## the reference run
// cordic_final
(* keep_hierarchy = "yes", use_dsp = "yes" *)
module cordic_final #(
    parameter WIDTH = 32,          
    parameter FRAC = 14,           
    parameter ITER = 16,           
    parameter LOG_ITER = 4,         
    parameter POST_STAGES = 5       
)
(
    input wire                    clk,
    input wire                    rst_n,        
    input wire                    start,        
    input wire signed [WIDTH-1:0] x_in,         
    input wire                    func_select,  
    output reg                    busy,         
    output reg                    done,         
    output reg signed [WIDTH:0] result       
);
    localparam signed [WIDTH-1:0] ONE_Q = (1 << FRAC);         
    localparam signed [WIDTH-1:0] ONE_Q_1 = ONE_Q >> 1;         
    localparam signed [WIDTH-1:0] K_INV_SCALED = 16'sd19784;    
    wire [5:0] shift_lut [0:ITER-1];
    wire signed [WIDTH-1:0] atanh_lut [0:ITER-1];
    reg signed [WIDTH-1:0] x_pipe [0:ITER];
    reg signed [WIDTH-1:0] y_pipe [0:ITER];
    reg signed [WIDTH-1:0] z_pipe [0:ITER];
    reg valid_pipe [0:ITER];
    reg signed [WIDTH-1:0] x_input_pipe [0:POST_STAGES-1];
    reg signed [WIDTH-1:0] y_result_pipe [0:POST_STAGES-1];
    reg func_select_pipe [0:POST_STAGES-1];
    reg valid_post_pipe [0:POST_STAGES-1];
  ...
make LEC_CHECK=0 CAP_MARGIN=20 CORE_MARGIN=2 CORE_UTILIZATION=40 SLEW_MARGIN=20 finish   # period 10.8 ns
run.sh (not shown) runs the stock make flow with config.mk's settings and CLKGATE_MAP_FILE=.
The reference run finished every stage and its layout cleared the timing, design-rule and antenna checks.
The inputs of the trial run differ from those of the reference run as listed below.
# the reference run
export LEC_CHECK = 0
export CAP_MARGIN = 20
export CORE_MARGIN = 2
export CORE_UTILIZATION = 40
export SLEW_MARGIN = 20
create_clock -name core_clock -period 10.8 [get_ports {clk}]
# the trial run
export LEC_CHECK = 0
export ABC_AREA = 1
export CAP_MARGIN = 20
export CORE_MARGIN = 2
export CORE_UTILIZATION = 72
export HOLD_SLACK_MARGIN = -0.09
export SLEW_MARGIN = 5
create_clock -name core_clock -period 6.59 [get_ports {clk}]
### Flow results
Summary of the trial run over the reference run: setup fix buffers added after clock tree synthesis up 229; post-synthesis average cell area down 1.5 um2; yosys stat cell total up about 30%.
Looking at synthesized area, the trial run sits above the reference run.
Status: the trial run FAILED at global routing (5_1_grt) (tool error)
As far as number of synthesized flops with an enable pin goes, the trial run and the reference run are indistinguishable; the numbers are identical.
Lower floorplan core area was reported by the trial run, not the reference run.
Against the reference run, chip area in the Yosys report in the trial run rose by more than 10%.

* * *

The RTL this note starts from:
==> flow/design.v <==
(* keep_hierarchy = "yes", use_dsp = "yes" *)
module cordic_final #(
    parameter WIDTH = 32,          
    parameter FRAC = 14,           
    parameter ITER = 16,           
    parameter LOG_ITER = 4,         
    parameter POST_STAGES = 5       
)
(
    input wire                    clk,
    input wire                    rst_n,        
    input wire                    start,        
    input wire signed [WIDTH-1:0] x_in,         
    input wire                    func_select,  
    output reg                    busy,         
    output reg                    done,         
    output reg signed [WIDTH:0] result       
);
    localparam signed [WIDTH-1:0] ONE_Q = (1 << FRAC);         
    localparam signed [WIDTH-1:0] ONE_Q_1 = ONE_Q >> 1;         
    localparam signed [WIDTH-1:0] K_INV_SCALED = 16'sd19784;    
    wire [5:0] shift_lut [0:ITER-1];
    wire signed [WIDTH-1:0] atanh_lut [0:ITER-1];
    reg signed [WIDTH-1:0] x_pipe [0:ITER];
    reg signed [WIDTH-1:0] y_pipe [0:ITER];
    reg signed [WIDTH-1:0] z_pipe [0:ITER];
    reg valid_pipe [0:ITER];
    reg signed [WIDTH-1:0] x_input_pipe [0:POST_STAGES-1];
    reg signed [WIDTH-1:0] y_result_pipe [0:POST_STAGES-1];
    reg func_select_pipe [0:POST_STAGES-1];
    reg valid_post_pipe [0:POST_STAGES-1];
    reg signed [2*WIDTH-1:0] x_squared_pipe [0:POST_STAGES-1];
    reg signed [2*WIDTH-1:0] coeff_term_pipe [0:POST_STAGES-1];
    reg signed [WIDTH-1:0] one_minus_approx_pipe [0:POST_STAGES-1];
    reg signed [2*WIDTH-1:0] final_product_pipe [0:POST_STAGES-1];
    reg signed [WIDTH-1:0] extracted_result_pipe [0:POST_STAGES-1];
    reg [1:0] state, next_state;
    reg [LOG_ITER:0] stage_counter;
    localparam [1:0] IDLE = 2'b00;
    localparam [1:0] PROCESS = 2'b01;
    localparam [1:0] OUTPUT = 2'b10;
    reg signed [WIDTH-1:0] x_input_stored;  
    reg                    func_select_stored;
    integer i;
    assign shift_lut[0]  = 6'd1;   assign shift_lut[1]  = 6'd2;   assign shift_lut[2]  = 6'd3;   assign shift_lut[3]  = 6'd4;
    assign shift_lut[4]  = 6'd4;   assign shift_lut[5]  = 6'd5;   assign shift_lut[6]  = 6'd6;   assign shift_lut[7]  = 6'd7;
    assign shift_lut[8]  = 6'd8;   assign shift_lut[9]  = 6'd9;   assign shift_lut[10] = 6'd10;  assign shift_lut[11] = 6'd11;
    assign shift_lut[12] = 6'd12;  assign shift_lut[13] = 6'd13;  assign shift_lut[14] = 6'd13;  assign shift_lut[15] = 6'd14;
    assign atanh_lut[0]  = 16'sd9000;   assign atanh_lut[1]  = 16'sd4185;   assign atanh_lut[2]  = 16'sd2059;   assign atanh_lut[3]  = 16'sd1025;
    assign atanh_lut[4]  = 16'sd1025;   assign atanh_lut[5]  = 16'sd512;    assign atanh_lut[6]  = 16'sd256;    assign atanh_lut[7]  = 16'sd128;
    assign atanh_lut[8]  = 16'sd64;     assign atanh_lut[9]  = 16'sd32;     assign atanh_lut[10] = 16'sd16;     assign atanh_lut[11] = 16'sd8;
    assign atanh_lut[12] = 16'sd4;      assign atanh_lut[13] = 16'sd2;      assign atanh_lut[14] = 16'sd2;      assign atanh_lut[15] = 16'sd1;
    genvar stage;
    generate 
        for (stage = 0; stage < ITER; stage = stage + 1) 
        begin : cordic_pipeline
            wire z_positive;
            wire [5:0] current_shift;
            wire signed [WIDTH-1:0] x_shifted;
            wire signed [WIDTH-1:0] y_shifted;
            wire signed [WIDTH-1:0] atanh_val;
            assign z_positive = ~z_pipe[stage][WIDTH-1];
            assign current_shift = shift_lut[stage];
            assign x_shifted = x_pipe[stage] >>> current_shift;
            assign y_shifted = y_pipe[stage] >>> current_shift;
            assign atanh_val = atanh_lut[stage];
            always @(posedge clk or negedge rst_n) begin
                if (!rst_n) begin
                    x_pipe[stage+1] <= {WIDTH{1'b0}};
                    y_pipe[stage+1] <= {WIDTH{1'b0}};
                    z_pipe[stage+1] <= {WIDTH{1'b0}};
                    valid_pipe[stage+1] <= 1'b0;
                end else begin
                    (* use_dsp = "yes" *) x_pipe[stage+1] <= z_positive ? (x_pipe[stage] + y_shifted) : (x_pipe[stage] - y_shifted);
                    (* use_dsp = "yes" *) y_pipe[stage+1] <= z_positive ? (y_pipe[stage] + x_shifted) : (y_pipe[stage] - x_shifted);
                    (* use_dsp = "yes" *) z_pipe[stage+1] <= z_positive ? (z_pipe[stage] - atanh_val) : (z_pipe[stage] + atanh_val);
                    valid_pipe[stage+1] <= valid_pipe[stage];
                end
            end
        end
    endgenerate
    always @(posedge clk or negedge rst_n) begin
        if (!rst_n) begin
            x_input_pipe[0] <= {WIDTH{1'b0}};
            y_result_pipe[0] <= {WIDTH{1'b0}};
            func_select_pipe[0] <= 1'b0;
            valid_post_pipe[0] <= 1'b0;
            x_squared_pipe[0] <= {(2*WIDTH){1'b0}};
        end else begin
            x_input_pipe[0] <= x_input_stored;
            y_result_pipe[0] <= y_pipe[ITER];
            func_select_pipe[0] <= func_select_stored;
            valid_post_pipe[0] <= valid_pipe[ITER];
            (* use_dsp = "yes" *) x_squared_pipe[0] <= $signed(x_input_stored) * $signed(x_input_stored);
        end
    end
    always @(posedge clk or negedge rst_n) begin
        if (!rst_n) begin
            x_input_pipe[1] <= {WIDTH{1'b0}};
            y_result_pipe[1] <= {WIDTH{1'b0}};
            func_select_pipe[1] <= 1'b0;
            valid_post_pipe[1] <= 1'b0;
            coeff_term_pipe[1] <= {(2*WIDTH){1'b0}};
        end else begin
            x_input_pipe[1] <= x_input_pipe[0];
            y_result_pipe[1] <= y_result_pipe[0];
            func_select_pipe[1] <= func_select_pipe[0];
            valid_post_pipe[1] <= valid_post_pipe[0];
            (* use_dsp = "yes" *) coeff_term_pipe[1] <= (x_squared_pipe[0] * 23900) >>> 30;
        end
    end
    always @(posedge clk or negedge rst_n) begin
        if (!rst_n) begin
            x_input_pipe[2] <= {WIDTH{1'b0}};
            y_result_pipe[2] <= {WIDTH{1'b0}};
            func_select_pipe[2] <= 1'b0;
            valid_post_pipe[2] <= 1'b0;
            one_minus_approx_pipe[2] <= {WIDTH{1'b0}};
        end else begin
            x_input_pipe[2] <= x_input_pipe[1];
            y_result_pipe[2] <= y_result_pipe[1];
            func_select_pipe[2] <= func_select_pipe[1];
            valid_post_pipe[2] <= valid_post_pipe[1];
            (* use_dsp = "yes" *) one_minus_approx_pipe[2] <= ONE_Q - coeff_term_pipe[1][WIDTH-1:0];
        end
    end
    always @(posedge clk or negedge rst_n) begin
        if (!rst_n) begin
            x_input_pipe[3] <= {WIDTH{1'b0}};
            y_result_pipe[3] <= {WIDTH{1'b0}};
            func_select_pipe[3] <= 1'b0;
            valid_post_pipe[3] <= 1'b0;
            final_product_pipe[3] <= {(2*WIDTH){1'b0}};
        end else begin
            x_input_pipe[3] <= x_input_pipe[2];
            y_result_pipe[3] <= y_result_pipe[2];
            func_select_pipe[3] <= func_select_pipe[2];
            valid_post_pipe[3] <= valid_post_pipe[2];
            (* use_dsp = "yes" *) final_product_pipe[3] <= $signed(y_result_pipe[2]) * $signed(one_minus_approx_pipe[2]);
        end
    end
    always @(posedge clk or negedge rst_n) begin
        if (!rst_n) begin
            x_input_pipe[4] <= {WIDTH{1'b0}};
            y_result_pipe[4] <= {WIDTH{1'b0}};
            func_select_pipe[4] <= 1'b0;
            valid_post_pipe[4] <= 1'b0;
            extracted_result_pipe[4] <= {WIDTH{1'b0}};
        end else begin
            x_input_pipe[4] <= x_input_pipe[3];
            y_result_pipe[4] <= y_result_pipe[3];
            func_select_pipe[4] <= func_select_pipe[3];
            valid_post_pipe[4] <= valid_post_pipe[3];
            (* use_dsp = "yes" *) extracted_result_pipe[4] <= final_product_pipe[3] >>> FRAC;
        end
    end
    always @(*) begin
        case (state)
            IDLE: next_state = start ? PROCESS : IDLE;
            PROCESS: next_state = (stage_counter >= ITER + POST_STAGES + 3) ? OUTPUT : PROCESS; 
            OUTPUT: next_state = IDLE;
            default: next_state = IDLE;
        endcase
    end  
    always @(posedge clk or negedge rst_n) begin
        if (!rst_n) begin
            state <= IDLE;
            busy <= 1'b0;
            done <= 1'b0;
            result <= {WIDTH{1'b0}};
            stage_counter <= {(LOG_ITER+1){1'b0}};
            x_pipe[0] <= {WIDTH{1'b0}};
            y_pipe[0] <= {WIDTH{1'b0}};
            z_pipe[0] <= {WIDTH{1'b0}};
            valid_pipe[0] <= 1'b0;
            x_input_stored <= {WIDTH{1'b0}};
            func_select_stored <= 1'b0;
        end else begin
            state <= next_state;
            done <= 1'b0;  
            case (state)
                IDLE: begin
                    busy <= 1'b0;
                    stage_counter <= {(LOG_ITER+1){1'b0}};
                    if (start) begin
                        x_pipe[0] <= K_INV_SCALED;  
                        y_pipe[0] <= {WIDTH{1'b0}}; 
                        func_select_stored <= func_select;
                        if (func_select) begin  
                            z_pipe[0] <= x_in; 
                            x_input_stored <= x_in;
                        end else begin  
                            z_pipe[0] <= $signed(x_in) >>> 1; 
                            x_input_stored <= $signed(x_in) >>> 1;
                        end
                        valid_pipe[0] <= 1'b1;
                        busy <= 1'b1;
                        stage_counter <= {(LOG_ITER+1){1'b0}};
                    end
                end
                PROCESS: begin
                    stage_counter <= stage_counter + 1'b1;
                end
                OUTPUT: begin
                    busy <= 1'b0;
                    if (valid_post_pipe[POST_STAGES-1]) begin
                        if (func_select_pipe[POST_STAGES-1]) begin
                            result <= extracted_result_pipe[POST_STAGES-1];
                        end else begin
                            result <= (extracted_result_pipe[POST_STAGES-1] + ONE_Q) >>> 1;
                        end
                        done <= 1'b1;
                    end
                end
                default: begin
                    state <= IDLE;
                end
            endcase
        end
    end
endmodule                      
clock: 12.0 ns
lec_check: 0
abc_area: 1
cap_margin: 20
cell_pad_in_sites_detail_placement: 2
cell_pad_in_sites_global_placement: 0
core_margin: 6
core_utilization: 26
cts_cluster_diameter: 171
gpl_routability_driven: 0
hold_slack_margin: 0.23
max_routing_layer: met4
place_density_lb_addon: 0.19
setup_slack_margin: 0.23
slew_margin: 25
tns_end_percent: 10
Then changed:
==> flow/config.mk (replaced) <==
export PLATFORM = sky130hd
export DESIGN_NAME = cordic_final
export DESIGN_NICKNAME = cordic_final
export VERILOG_FILES = /design/flow/design.v
export SDC_FILE = /design/flow/constraint.sdc
export NUM_CORES = 4
export LEC_CHECK = 0
export CAP_MARGIN = 20
export CORE_MARGIN = 2
export CORE_UTILIZATION = 40
export HOLD_SLACK_MARGIN = 0.02
export SETUP_SLACK_MARGIN = 1.81
export SLEW_MARGIN = 5
Outcome: Worst setup slack got worse by 1.1 ns; global-route usage rose by 0.55 points; design area shrinks by 11%; cell count drops by 29%; flip-flop count stays the same; via count came out lower by 24%; wire length went down by 40%; die size drops by 42%; utilization grows by 15 points; non-clock buffer count rose by 34.
Then changed:
==> flow/config.mk (replaced) <==
export PLATFORM = sky130hd
export DESIGN_NAME = cordic_final
export DESIGN_NICKNAME = cordic_final
export VERILOG_FILES = /design/flow/design.v
export SDC_FILE = /design/flow/constraint.sdc
export NUM_CORES = 4
export LEC_CHECK = 0
export CAP_MARGIN = 35
export CORE_MARGIN = 2
export CORE_UTILIZATION = 72
export CTS_CLUSTER_DIAMETER = 42
export SLEW_MARGIN = 20
==> flow/constraint.sdc (replaced) <==
create_clock -name core_clock -period 6.89 [get_ports {clk}]
set_input_delay 1.3780 -clock core_clock [delete_from_list [all_inputs] [get_ports {clk}]]
set_output_delay 1.3780 -clock core_clock [all_outputs]
set_load 0.01 [all_outputs]
Result: The new run finished but failed the layout checks on setup timing; worst setup slack is worse by 3.3 ns; fmax increases by 22%; wire length increases by 8.8%; global-route usage increases by 18 points; cell area increases by 5.5%; die area decreases by 44%; non-clock buffer count increases by 1058; area after synthesis stays the same; worst hold slack is worse by 0.0093 ns.
Then changed:
--- a/flow/config.mk
+++ b/flow/config.mk
@@ -6,7 +6,6 @@
 export NUM_CORES = 4
 export LEC_CHECK = 0
-export CAP_MARGIN = 35
+export CAP_MARGIN = 20
 export CORE_MARGIN = 2
-export CORE_UTILIZATION = 72
-export CTS_CLUSTER_DIAMETER = 42
+export CORE_UTILIZATION = 46
 export SLEW_MARGIN = 20
==> flow/constraint.sdc (replaced) <==
create_clock -name core_clock -period 10.1 [get_ports {clk}]
set_input_delay 2.0200 -clock core_clock [delete_from_list [all_inputs] [get_ports {clk}]]
set_output_delay 2.0200 -clock core_clock [all_outputs]
set_load 0.01 [all_outputs]
After rerunning:
- This time the run ran to the end with no violations
- design area is lower by a few percent
- synthesized area does not change
- clock-buffer cell count is lower by 46
- global-route usage is lower by 14 points
- wire length is lower by a few percent
